==> v21 <==
==> flow/design.v <==
`default_nettype none
module cordic
( input  var [15:0] i_qph  
, output var [15:0] o_sin  
);
logic [15:0] i_x;
logic [15:0] i_y;
always_comb i_x = i_qph[15] ? 16'h0000 : 16'hDBD9;
always_comb i_y = i_qph[15] ? 16'hDBD9 : 16'h0000;
logic [22:0] cordic_angle [0:18];
always_comb cordic_angle[ 0] = 23'h25C80A;  
always_comb cordic_angle[ 1] = 23'h13F670;  
always_comb cordic_angle[ 2] = 23'h0A2223;  
always_comb cordic_angle[ 3] = 23'h05161A;  
always_comb cordic_angle[ 4] = 23'h028BAF;  
always_comb cordic_angle[ 5] = 23'h0145EC;  
always_comb cordic_angle[ 6] = 23'h00A2F8;  
always_comb cordic_angle[ 7] = 23'h00517C;  
always_comb cordic_angle[ 8] = 23'h0028BE;  
always_comb cordic_angle[ 9] = 23'h00145F;  
always_comb cordic_angle[10] = 23'h000A2F;  
always_comb cordic_angle[11] = 23'h000517;  
always_comb cordic_angle[12] = 23'h00028B;  
always_comb cordic_angle[13] = 23'h000145;  
always_comb cordic_angle[14] = 23'h0000A2;  
always_comb cordic_angle[15] = 23'h000051;  
always_comb cordic_angle[16] = 23'h000028;  
always_comb cordic_angle[17] = 23'h000014;  
always_comb cordic_angle[18] = 23'h00000A;  
/*verilator lint_off UNOPTFLAT*/
logic [18:0] x [0:19];
logic [18:0] y [0:19];
logic [22:0] p [0:19];
/*verilator lint_on UNOPTFLAT*/
always_comb x[0] = {1'b0, i_x, {2{1'b0}}};
always_comb y[0] = {1'b0, i_y, {2{1'b0}}};
always_comb p[0] = {i_qph, {7{1'b0}}};
/*verilator lint_off ALWCOMBORDER*/
for (genvar i = 0; i < 19; i = i + 1) begin: l_cordic_steps
  always_comb
    if (p[i][22]) begin
      x[i+1] = x[i] + (y[i] >>> (i+1));
      y[i+1] = y[i] - (x[i] >>> (i+1));
      p[i+1] = p[i] + cordic_angle[i];
    end else begin
      x[i+1] = x[i] - (y[i] >>> (i+1));
      y[i+1] = y[i] + (x[i] >>> (i+1));
      p[i+1] = p[i] - cordic_angle[i];
    end
end
/*verilator lint_on ALWCOMBORDER*/
always_comb
  if (i_qph > 16'd65508)   o_sin = 16'hFFFE;
  else if (i_qph < 16'd32) o_sin = i_qph + (i_qph >> 1);
  else                     o_sin = y[19][17:2];
endmodule
`default_nettype none
module saw2sin
( input  var        i_clk
, input  var [15:0] i_saw
, output var [15:0] o_sin
);
logic invert;
always_comb invert = i_saw[15];
logic reverse;
always_comb reverse = i_saw[14];
logic [15:0] qsaw;
always_comb qsaw = reverse
  ? {~i_saw[13:0], 2'b11}  
  : {i_saw[13:0], 2'b01};  
logic [15:0] qsin;
cordic cordic
( .i_qph (qsaw)
, .o_sin (qsin)
);
logic [16:0] sin;
always_ff @(posedge i_clk) sin <= reverse
  ? (invert ? ~{1'b1, qsin[15:0]}           
            : {1'b1, qsin[15:0]} + 17'd1)   
  : (invert ? ~{1'b1, qsin[15:0]} + 17'd2   
            : {1'b1, qsin[15:0]} + 17'd0);  
always_comb o_sin = sin[16:1];
endmodule
==> flow/run.sh <==
#!/bin/bash
# the make line also repeats each setting of config.mk as NAME=value (left out here)
make -C /OpenROAD-flow-scripts/flow DESIGN_CONFIG=/design/flow/config.mk WORK_HOME=/design/flow/orfs CLKGATE_MAP_FILE= finish
==> flow/config.mk <==
export PLATFORM = sky130hd
export DESIGN_NAME = saw2sin
export DESIGN_NICKNAME = saw2sin
export VERILOG_FILES = /design/flow/design.v
export SDC_FILE = /design/flow/constraint.sdc
export NUM_CORES = 4
export LEC_CHECK = 0
export ABC_AREA = 1
export CAP_MARGIN = 15
export CORE_MARGIN = 2
export CORE_UTILIZATION = 72
export CTS_CLUSTER_SIZE = 99
export SLEW_MARGIN = 20
export TNS_END_PERCENT = 10
==> flow/constraint.sdc <==
create_clock -name core_clock -period 38.2 [get_ports {i_clk}]
set_input_delay 7.6400 -clock core_clock [delete_from_list [all_inputs] [get_ports {i_clk}]]
set_output_delay 7.6400 -clock core_clock [all_outputs]
set_load 0.01 [all_outputs]
==> inputs of v17, as changes to v21 <==
- ABC_AREA: 1 -> not set
- CAP_MARGIN: 15 -> 5
- CTS_CLUSTER_SIZE: 99 -> 34
- MAX_ROUTING_LAYER: not set -> met4
- TNS_END_PERCENT: 10 -> 5
==> flow/constraint.sdc (replaced) <==
create_clock -name core_clock -period 62.6 [get_ports {i_clk}]
set_input_delay 12.5200 -clock core_clock [delete_from_list [all_inputs] [get_ports {i_clk}]]
set_output_delay 12.5200 -clock core_clock [all_outputs]
set_load 0.01 [all_outputs]
==> inputs of v33, as changes to v21 <==
- ABC_AREA: 1 -> not set
- CAP_MARGIN: 15 -> 20
- CORE_UTILIZATION: 72 -> 65
- CTS_CLUSTER_SIZE: 99 -> not set
- TNS_END_PERCENT: 10 -> not set
==> flow/constraint.sdc (replaced) <==
create_clock -name core_clock -period 67.6 [get_ports {i_clk}]
set_input_delay 13.5200 -clock core_clock [delete_from_list [all_inputs] [get_ports {i_clk}]]
set_output_delay 13.5200 -clock core_clock [all_outputs]
set_load 0.01 [all_outputs]
==> inputs of v8, as changes to v21 <==
- CAP_MARGIN: 15 -> 20
- CORE_ASPECT_RATIO: not set -> 1.34
- CORE_UTILIZATION: 72 -> 40
- CTS_CLUSTER_SIZE: 99 -> not set
- MIN_ROUTING_LAYER: not set -> met2
- TNS_END_PERCENT: 10 -> not set
==> flow/constraint.sdc (replaced) <==
create_clock -name core_clock -period 63.8 [get_ports {i_clk}]
set_input_delay 12.7600 -clock core_clock [delete_from_list [all_inputs] [get_ports {i_clk}]]
set_output_delay 12.7600 -clock core_clock [all_outputs]
set_load 0.01 [all_outputs]
==> results <==
Tapcells: v17 -; v8 1,430; v33 873; v21 -
Buffers plus inverters on the worst setup path: v17 -; v8 33; v33 22; v21 -
Tightest Hold Check Type: v17 -; v8 in2reg; v33 in2reg; v21 -
Warning total across the stage logs: v17 -; v8 50; v33 52; v21 -
Proportion of cell area occupied by multi-input gates: v17 -; v8 83.5%; v33 87.0%; v21 -
Final antenna diode count: v17 -; v8 0; v33 0; v21 -
Tally of non-filler cells in the final layout: v17 -; v8 8,336; v33 7,167; v21 -
#MultiIn Comb: v17 -; v8 5,543; v33 5,354; v21 -
FFs & Latches: v17 -; v8 16; v33 16; v21 -
Die height: v17 252 um; v8 390 um; v33 265 um; v21 252 um
Detailed-router iteration count before antenna repair: v17 -; v8 49; v33 6; v21 -
Highest fanout seen on the critical path: v17 -; v8 34; v33 18; v21 -
Result of the run: v17 did not finish; v8 failed layout checks; v33 complete, no violations; v21 did not finish
Last stage reached: v17 5_1_grt; v8 -; v33 -; v21 3_5_place_dp
Layout check failures: v17 -; v8 design-rule violations; v33 -; v21 -
Non-clock inverter count: v17 -; v8 1,178; v33 590; v21 -
Residual antenna-violating net count after detailed routing: v17 -; v8 0; v33 0; v21 -
